==> inputs of wip/sierra <==
==> flow/design.v (excerpt) <==
module clk_ctrl
(
	input				wire				clk_i					,
	input				wire				rstn_i				,	
	input				wire	[15:0]	freq						,
	output			reg				dds1_o					,
	output			reg				dds_o						
);
export LEC_CHECK = 0
export ABC_AREA = 1
export CAP_MARGIN = 20
export CORE_ASPECT_RATIO = 0.5
export CORE_MARGIN = 2
export CORE_UTILIZATION = 72
export CTS_CLUSTER_DIAMETER = 375
export CTS_CLUSTER_SIZE = 97
export SLEW_MARGIN = 20
export TNS_END_PERCENT = 10
create_clock -name core_clock -period 16.8 [get_ports {clk_i}]
run.sh (not shown) runs the stock make flow with config.mk's settings and CLKGATE_MAP_FILE=.
==> inputs of wip/willow, as changes to wip/sierra <==
==> flow/config.mk (replaced) <==
export PLATFORM = sky130hd
export DESIGN_NAME = clk_ctrl
export DESIGN_NICKNAME = clk_ctrl
export VERILOG_FILES = /design/flow/design.v
export SDC_FILE = /design/flow/constraint.sdc
export NUM_CORES = 4
export LEC_CHECK = 0
export CAP_MARGIN = 20
export CORE_ASPECT_RATIO = 0.53
export CORE_MARGIN = 2
export CORE_UTILIZATION = 71
export MAX_ROUTING_LAYER = met4
export SLEW_MARGIN = 20
==> flow/constraint.sdc (replaced) <==
create_clock -name core_clock -period 62.4 [get_ports {clk_i}]
set_input_delay 12.4800 -clock core_clock [delete_from_list [all_inputs] [get_ports {clk_i}]]
set_output_delay 12.4800 -clock core_clock [all_outputs]
set_load 0.01 [all_outputs]
==> inputs of wip/zinc, as changes to wip/sierra <==
==> flow/config.mk (replaced) <==
export PLATFORM = sky130hd
export DESIGN_NAME = clk_ctrl
export DESIGN_NICKNAME = clk_ctrl
export VERILOG_FILES = /design/flow/design.v
export SDC_FILE = /design/flow/constraint.sdc
export NUM_CORES = 4
export LEC_CHECK = 0
export CAP_MARGIN = 20
export CORE_MARGIN = 2
export CORE_UTILIZATION = 40
export SLEW_MARGIN = 20
==> flow/constraint.sdc (replaced) <==
create_clock -name core_clock -period 70.0 [get_ports {clk_i}]
set_input_delay 14.0000 -clock core_clock [delete_from_list [all_inputs] [get_ports {clk_i}]]
set_output_delay 14.0000 -clock core_clock [all_outputs]
set_load 0.01 [all_outputs]
==> comparison <==
Synthesized area is the same in wip/willow and wip/zinc.
wip/sierra ended with an error in detailed placement with DPL-0033. wip/willow failed in global routing, error GRT-0232. wip/zinc completed without violations.
Synthesized cell count is the same in wip/zinc and wip/willow.
Die area, lowest first: wip/sierra, wip/willow, wip/zinc.

==> v13: inputs <==
==> flow/design.v <==
module clk_ctrl
(
	input				wire				clk_i					,
	input				wire				rstn_i				,	
	input				wire	[15:0]	freq						,
	output			reg				dds1_o					,
	output			reg				dds_o						
);
reg	[31:0]	cnt;
wire	[63:0]	add;
assign add =freq*32'd4294967295/16'd30000;
always@(posedge clk_i or negedge rstn_i)
	if(rstn_i ==1'b0)
		cnt <=32'd0;
	else
		cnt <=cnt +add; 
always@(posedge clk_i or negedge rstn_i)
	if(rstn_i ==1'b0)
		dds_o <=1'b0;
	else if(cnt >=32'd2147483648)
		dds_o <=1'b1;
	else
		dds_o <=1'b0;		
reg	[31:0]	cnt1;
wire	[63:0]	add1;
assign add1 =(freq/8'd36)*32'd4294967295/16'd3000;
always@(posedge clk_i or negedge rstn_i)
	if(rstn_i ==1'b0)
		cnt1 <=32'd0;
	else
		cnt1 <=cnt1 +add1; 
always@(posedge clk_i or negedge rstn_i)
	if(rstn_i ==1'b0)
		dds1_o <=1'b0;
	else if(cnt1 >=32'd2147483648)
		dds1_o <=1'b1;
	else
		dds1_o <=1'b0;		
endmodule
==> flow/run.sh <==
#!/bin/bash
# the make line also repeats each setting of config.mk as NAME=value (left out here)
make -C /OpenROAD-flow-scripts/flow DESIGN_CONFIG=/design/flow/config.mk WORK_HOME=/design/flow/orfs CLKGATE_MAP_FILE= finish
==> flow/config.mk <==
export PLATFORM = sky130hd
export DESIGN_NAME = clk_ctrl
export DESIGN_NICKNAME = clk_ctrl
export VERILOG_FILES = /design/flow/design.v
export SDC_FILE = /design/flow/constraint.sdc
export NUM_CORES = 4
export LEC_CHECK = 0
export CAP_MARGIN = 20
export CORE_MARGIN = 2
export CORE_UTILIZATION = 40
export CTS_CLUSTER_DIAMETER = 325
export CTS_CLUSTER_SIZE = 98
export SLEW_MARGIN = 20
export TNS_END_PERCENT = 15
==> flow/constraint.sdc <==
create_clock -name core_clock -period 70.0 [get_ports {clk_i}]
set_input_delay 14.0000 -clock core_clock [delete_from_list [all_inputs] [get_ports {clk_i}]]
set_output_delay 14.0000 -clock core_clock [all_outputs]
set_load 0.01 [all_outputs]
==> v21: changes against v13 <==
--- a/flow/config.mk
+++ b/flow/config.mk
@@ -9,6 +9,3 @@
 export CORE_MARGIN = 2
-export CORE_UTILIZATION = 40
-export CTS_CLUSTER_DIAMETER = 325
-export CTS_CLUSTER_SIZE = 98
+export CORE_UTILIZATION = 68
 export SLEW_MARGIN = 20
-export TNS_END_PERCENT = 15
==> flow/constraint.sdc (replaced) <==
create_clock -name core_clock -period 57.4 [get_ports {clk_i}]
set_input_delay 11.4800 -clock core_clock [delete_from_list [all_inputs] [get_ports {clk_i}]]
set_output_delay 11.4800 -clock core_clock [all_outputs]
set_load 0.01 [all_outputs]
==> v4: changes against v13 <==
--- a/flow/config.mk
+++ b/flow/config.mk
@@ -9,6 +9,4 @@
 export CORE_MARGIN = 2
-export CORE_UTILIZATION = 40
-export CTS_CLUSTER_DIAMETER = 325
-export CTS_CLUSTER_SIZE = 98
+export CORE_UTILIZATION = 65
+export MAX_ROUTING_LAYER = met4
 export SLEW_MARGIN = 20
-export TNS_END_PERCENT = 15
==> results <==
- In clock-buffer cell count, v4 and v13 do not differ.
- v13 produced a clean layout. v4 finished clean. v21 reached the layout checks and failed them: negative setup slack.
- The lowest global-route usage belongs to v13, the highest to v21.
- Sequential share of layout area, highest first: v4, v13, v21.
- The lowest die size belongs to v21, the highest to v13.
- In v4 the utilization is lower than in v21, by 17 points.
- Of v21 and v4, v4 has the higher worst setup slack (gap 11 ns).
- In flip-flop count, v4 and v13 do not differ.
==> figures <==
	v21	v4	v13
Arrival @ worst endpoint	66.51 ns	68.04 ns	67.87 ns
End-of-flow core utilization	87.46%	70.10%	43.64%
Number of vias per cell	7.067	6.671	6.031
Antenna fix cells	5	3	2
OpenROAD warning count	67	65	63
Slowest cell delay on critical path	0.89 ns	0.55 ns	0.59 ns
Worst hold path startpoint	cnt[31]	cnt1[31]	cnt1[31]
Clock-pin slew on the worst setup and hold paths	0.09 ns	0.07 ns	0.07 ns
Status	finished with violations	complete, no violations	complete, no violations
Reasons for failing layout checks	negative setup slack	-	-
CP max-delay cell	sky130_fd_sc_hd__fa_1	sky130_fd_sc_hd__fa_1	sky130_fd_sc_hd__fa_2
Drt pass-1 iters	10	8	6
Combinational cell area excluding buffers and inverters	53070 um2	51010 um2	51120 um2
Number of cells traversed by the worst register-to-register path	32	32	31
Well-tap cell count	1070	1144	1876
Placed cell areas	66730 um2	56990 um2	57820 um2
Relative max-transition margin	15.46%	20.72%	24.77%

==> inputs of yarrow <==
// clk_ctrl: RTL as listed in full above, without the edits since
make LEC_CHECK=0 CAP_MARGIN=20 CELL_PAD_IN_SITES_DETAIL_PLACEMENT=0 CELL_PAD_IN_SITES_GLOBAL_PLACEMENT=1 CORE_MARGIN=2 CORE_UTILIZATION=40 CTS_CLUSTER_DIAMETER=344 CTS_CLUSTER_SIZE=54 GPL_TIMING_DRIVEN=1 MAX_ROUTING_LAYER=met5 SETUP_SLACK_MARGIN=5.0 SLEW_MARGIN=5 finish   # period 90.8 ns
==> cedar: changes against yarrow <==
- ABC_AREA: default -> 1
- CELL_PAD_IN_SITES_DETAIL_PLACEMENT: 0 -> default
- CELL_PAD_IN_SITES_GLOBAL_PLACEMENT: 1 -> default
- CORE_UTILIZATION: 40 -> 72
- CTS_CLUSTER_DIAMETER: 344 -> 377
- CTS_CLUSTER_SIZE: 54 -> 90
- GPL_TIMING_DRIVEN: 1 -> default
- HOLD_SLACK_MARGIN: default -> 0.29
- MAX_ROUTING_LAYER: met5 -> default
- SETUP_SLACK_MARGIN: 5.0 -> default
- SLEW_MARGIN: 5 -> 20
==> flow/constraint.sdc (replaced) <==
create_clock -name core_clock -period 48.6 [get_ports {clk_i}]
set_input_delay 9.7200 -clock core_clock [delete_from_list [all_inputs] [get_ports {clk_i}]]
set_output_delay 9.7200 -clock core_clock [all_outputs]
set_load 0.01 [all_outputs]
==> comparison table <==
	cedar	yarrow
Status	did not finish	complete, no violations
Stage where the flow stopped	global routing	-
Total cell area reported by yosys after synthesis	0.05139 mm^2	0.05578 mm^2
Number of cells in Yosys stat	7,835	7,093
Area share, top type	14.09%	9.331%
Basic-gate share of the synthesized area counting and, or, nand and nor cells	52.50%	20.73%
Initial Util	73.01%	40.13%
Post-placement cell area	0.06102 mm^2	0.05632 mm^2
Total setup buffers inserted after CTS	288	0
Area of the mapped netlist	0.05139 mm^2	0.05578 mm^2
Pre-CTS setup slack	-5683 ps	5838 ps
Most numerous cell in the Yosys netlist	sky130_fd_sc_hd__nand2_1	sky130_fd_sc_hd__inv_1
Post-cts sizing count	584	0
Die Span X	271.2 um	377.4 um
Mux cell area share	0.04139%	3.544%
Cell Rows	97	137
Aoi/oai-family share of the synthesized area	8.042%	35.07%
Register area share after synthesis	3.214%	2.961%
Synth Area in Adders	19.74%	19.07%
Core area	0.07039 mm^2	0.1390 mm^2
Die ar.	0.07353 mm^2	0.1425 mm^2
Net count of the mapped netlist	8,508	7,766

==> sierra: inputs <==
// clk_ctrl: RTL as listed in full above, without the edits since
export LEC_CHECK = 0
export CAP_MARGIN = 20
export CELL_PAD_IN_SITES_DETAIL_PLACEMENT = 0
export CELL_PAD_IN_SITES_GLOBAL_PLACEMENT = 1
export CORE_ASPECT_RATIO = 0.93
export CORE_MARGIN = 2
export CORE_UTILIZATION = 24
export CTS_CLUSTER_DIAMETER = 399
export CTS_CLUSTER_SIZE = 98
export GPL_ROUTABILITY_DRIVEN = 1
export MAX_ROUTING_LAYER = met4
export SETUP_SLACK_MARGIN = 5.0
export SLEW_MARGIN = 20
export TNS_END_PERCENT = 25
create_clock -name core_clock -period 115.0 [get_ports {clk_i}]
==> inputs of onyx, as changes to sierra <==
CELL_PAD_IN_SITES_DETAIL_PLACEMENT = default   (was 0)
CORE_ASPECT_RATIO = default   (was 0.93)
CORE_UTILIZATION = 63   (was 24)
CTS_CLUSTER_DIAMETER = 285   (was 399)
GPL_ROUTABILITY_DRIVEN = default   (was 1)
MAX_ROUTING_LAYER = default   (was met4)
PLACE_DENSITY = 0.35   (was default)
SETUP_SLACK_MARGIN = default   (was 5.0)
TNS_END_PERCENT = 15   (was 25)
==> flow/constraint.sdc (replaced) <==
create_clock -name core_clock -period 70.0 [get_ports {clk_i}]
set_input_delay 14.0000 -clock core_clock [delete_from_list [all_inputs] [get_ports {clk_i}]]
set_output_delay 14.0000 -clock core_clock [all_outputs]
set_load 0.01 [all_outputs]
==> qor summary <==
| metric | onyx | sierra |
|---|---|---|
| Outcome | complete, no violations | complete, no violations |
| Gp weighted congestion | 0.961 | 0.911 |
| Fraction of the core area occupied by cells at floorplan | 63.3% | 24.1% |
| Buffer count excluding the clock tree in the final layout | 364 | 62 |
| Number of setup buffers added after CTS | 9 | 0 |
| Cell Area, Placed | 56,600 um^2 | 57,700 um^2 |
| First-iteration detailed-routing DRC count | 4,959 | 3,894 |
| Utilization after layout | 67.9% | 25.2% |
| Setup ws final | 2.29 ns | 25.68 ns |
| Total number of vias | 55,107 | 52,690 |
| Height of the die | 302 um | 469 um |
| Tool warnings | 64 | 62 |
| Worst max-slew margin expressed relative to the limit | 22.4% | 29.0% |
| Combinational gate count | 6,202 | 6,199 |
| Number of global-route vias before repair | 49,928 | 50,454 |
| Pre-CTS worst setup slack | -1.63 ns | 25.32 ns |
| Reg clk slew, reported paths | 0.07 ns | 0.08 ns |
| Met3 layer usage reported by global route | 2.54% | 0.580% |
| Clock latency (worst-skew pair) | 0.39 ns | 0.41 ns |
| Setup clock skew after layout | 0.0123 ns | 0.0190 ns |
| First-pass GRT wire length | 252,000 um | 276,000 um |
| Final #Nets | 7,898 | 7,593 |
| Worst path required time | 70.28 ns | 115.30 ns |
| Flop2flop setup slack | 63.75 ns | 108.70 ns |
